// sig_altmult_add
module sig_altmult_add
(
	input signed [15:0] dataa, datab, datac, datad,
	input 		clock, aclr,
	output reg 	[32:0] result
);
	reg signed	[15:0] dataa_reg, datab_reg, datac_reg, datad_reg;
	reg signed	[31:0] mult0_result, mult1_result;
	always @ (posedge clock or posedge aclr) begin
    	if (aclr) begin
			dataa_reg <= {16{1'b0}};
			datab_reg <= {16{1'b0}};
			datac_reg <= {16{1'b0}};
			datad_reg <= {16{1'b0}};
			mult0_result <= {32{1'b0}};
			mult1_result <= {32{1'b0}};
			result <= {33{1'b0}};
		end
		else begin
			dataa_reg <= dataa;
			datab_reg <= datab;
			datac_reg <= datac;
			datad_reg <= datad;
			mult0_result <= dataa_reg * datab_reg;
			mult1_result <= datac_reg * datad_reg;
			result <= mult0_result + mult1_result;
		end
	end
endmodule
Size in the first run: about 3600 cells after synthesis, ~160 flip-flops, ~99 I/O pins, roughly 28000 µm² of cells after synthesis.
Settings: LEC_CHECK=0, ABC_AREA=1, CAP_MARGIN=20, CORE_MARGIN=2, CORE_UTILIZATION=72, CTS_CLUSTER_DIAMETER=206, CTS_CLUSTER_SIZE=79, MAX_ROUTING_LAYER=met4, PLACE_DENSITY_LB_ADDON=0.01, SLEW_MARGIN=20, TNS_END_PERCENT=40; clock period 5.48 ns.
run.sh (not shown) runs the stock make flow with config.mk's settings and CLKGATE_MAP_FILE=.
The first run produced a layout that fails on setup timing.
Edit:
--- a/flow/config.mk
+++ b/flow/config.mk
@@ -12,3 +12 @@
-export CTS_CLUSTER_DIAMETER = 206
-export CTS_CLUSTER_SIZE = 79
-export MAX_ROUTING_LAYER = met4
+export CTS_CLUSTER_DIAMETER = 213
@@ -17 +14,0 @@
-export TNS_END_PERCENT = 40
==> flow/constraint.sdc (replaced) <==
create_clock -name core_clock -period 5.14 [get_ports {clock}]
set_input_delay 1.0280 -clock core_clock [delete_from_list [all_inputs] [get_ports {clock}]]
set_output_delay 1.0280 -clock core_clock [all_outputs]
set_load 0.01 [all_outputs]
The changed run ended with an error in 5_1_grt.
Die area is unchanged.
Synthesized cell count does not change.
Synthesized area does not change.
Edit:
--- a/flow/config.mk
+++ b/flow/config.mk
@@ -8 +7,0 @@
-export ABC_AREA = 1
@@ -11,3 +10 @@
-export CORE_UTILIZATION = 72
-export CTS_CLUSTER_DIAMETER = 213
-export PLACE_DENSITY_LB_ADDON = 0.01
+export CORE_UTILIZATION = 36
==> flow/constraint.sdc (replaced) <==
create_clock -name core_clock -period 6.78 [get_ports {clock}]
set_input_delay 1.3560 -clock core_clock [delete_from_list [all_inputs] [get_ports {clock}]]
set_output_delay 1.3560 -clock core_clock [all_outputs]
set_load 0.01 [all_outputs]
Outcome: The changed run completed without violations. Die size went up by 80%. Synthesized area went down by 9.3%. Synthesized cell count went down by 28%.
Edit:
--- a/flow/config.mk
+++ b/flow/config.mk
@@ -8,0 +9 @@
+export CELL_PAD_IN_SITES_GLOBAL_PLACEMENT = 2
@@ -10 +11 @@
-export CORE_UTILIZATION = 36
+export CORE_UTILIZATION = 40
==> flow/constraint.sdc (replaced) <==
create_clock -name core_clock -period 11.5 [get_ports {clock}]
set_input_delay 2.3000 -clock core_clock [delete_from_list [all_inputs] [get_ports {clock}]]
set_output_delay 2.3000 -clock core_clock [all_outputs]
set_load 0.01 [all_outputs]
What happened:
- worst setup slack is better by 4300 ps
- worst hold slack is better by 6.9 ps
- core utilization came out higher by 3.7 points
- final area came out lower by 1.8%
- wire length came out higher by 3.1%
- count of clock-buffer cells in the layout came out higher by 1
- maximum frequency came out lower by 6.4%
- area after synthesis stays the same
- non-clock buffer count came out lower by 50
Edit:
--- a/flow/config.mk
+++ b/flow/config.mk
@@ -7,0 +8 @@
+export ABC_AREA = 1
@@ -9 +9,0 @@
-export CELL_PAD_IN_SITES_GLOBAL_PLACEMENT = 2
@@ -11 +11,2 @@
-export CORE_UTILIZATION = 40
+export CORE_UTILIZATION = 68
+export CTS_CLUSTER_SIZE = 99
@@ -12,0 +14 @@
+export TNS_END_PERCENT = 5
==> flow/constraint.sdc (replaced) <==
create_clock -name core_clock -period 4.01 [get_ports {clock}]
set_input_delay 0.8020 -clock core_clock [delete_from_list [all_inputs] [get_ports {clock}]]
set_output_delay 0.8020 -clock core_clock [all_outputs]
set_load 0.01 [all_outputs]
With this change the flow completed and failed the layout checks on setup timing.
Clock skew grows by 11 ps.
Non-clock buffer count rose by 366.
Wire length rises by well over a third.
First-iteration DRC count goes up to 5.4 times its value.
Cell area rose by a quarter to a third.
Final cell count grows by a quarter to a third.
Fmax rises by about a fifth.
Worst setup slack gets worse by 6300 ps.
Flip-flop count is unchanged.


sig_altmult_add again, from the RTL that the note above started with.
make LEC_CHECK=0 CAP_MARGIN=20 CELL_PAD_IN_SITES_DETAIL_PLACEMENT=1 CELL_PAD_IN_SITES_GLOBAL_PLACEMENT=0 CORE_ASPECT_RATIO=0.77 CORE_MARGIN=6 CORE_UTILIZATION=37 CTS_CLUSTER_DIAMETER=267 GPL_TIMING_DRIVEN=1 HOLD_SLACK_MARGIN=0.16 MAX_ROUTING_LAYER=met4 PLACE_DENSITY_LB_ADDON=0.2 SETUP_SLACK_MARGIN=3.33 SLEW_MARGIN=10 finish   # period 11.5 ns
The starting point completed without violations.
Next try:
CELL_PAD_IN_SITES_DETAIL_PLACEMENT = not set   (was 1)
CELL_PAD_IN_SITES_GLOBAL_PLACEMENT = not set   (was 0)
CORE_ASPECT_RATIO = not set   (was 0.77)
CORE_MARGIN = 2   (was 6)
CORE_UTILIZATION = 59   (was 37)
CTS_CLUSTER_DIAMETER = not set   (was 267)
GPL_TIMING_DRIVEN = not set   (was 1)
HOLD_SLACK_MARGIN = not set   (was 0.16)
MAX_ROUTING_LAYER = not set   (was met4)
PLACE_DENSITY_LB_ADDON = not set   (was 0.2)
SETUP_SLACK_MARGIN = not set   (was 3.33)
SLEW_MARGIN = 20   (was 10)
clock period = 4.63 ns   (was 11.5 ns; I/O delays follow)
This time the run completed and failed the layout checks on setup timing.
Cell count climbs by 3.7%.
Worst setup slack loses 5.8 ns.
Non-clock buffer count went up by 439.
Via count climbs by 9.2%.
Next try:
ABC_AREA = 1   (was not set)
CORE_UTILIZATION = 72   (was 59)
CTS_CLUSTER_DIAMETER = 245   (was not set)
PLACE_DENSITY_LB_ADDON = 0.01   (was not set)
clock period = 5.16 ns   (was 4.63 ns; I/O delays follow)
The new run failed in global routing (5_1_grt) on GRT-0232.
Area after synthesis rose by 10%.
Synthesized cell count is higher by 39%.
Die size drops by 9.5%.
Next try:
ABC_AREA = not set   (was 1)
CTS_CLUSTER_DIAMETER = not set   (was 245)
CTS_CLUSTER_SIZE = 57   (was not set)
MAX_ROUTING_LAYER = met4   (was not set)
TNS_END_PERCENT = 40   (was not set)
clock period = 5.48 ns   (was 5.16 ns; I/O delays follow)
- The changed run produced a layout that fails on setup timing
- die size came out lower by 9.1%
- synthesized area came out lower by 9.3%
- synthesized cell count came out lower by 28%
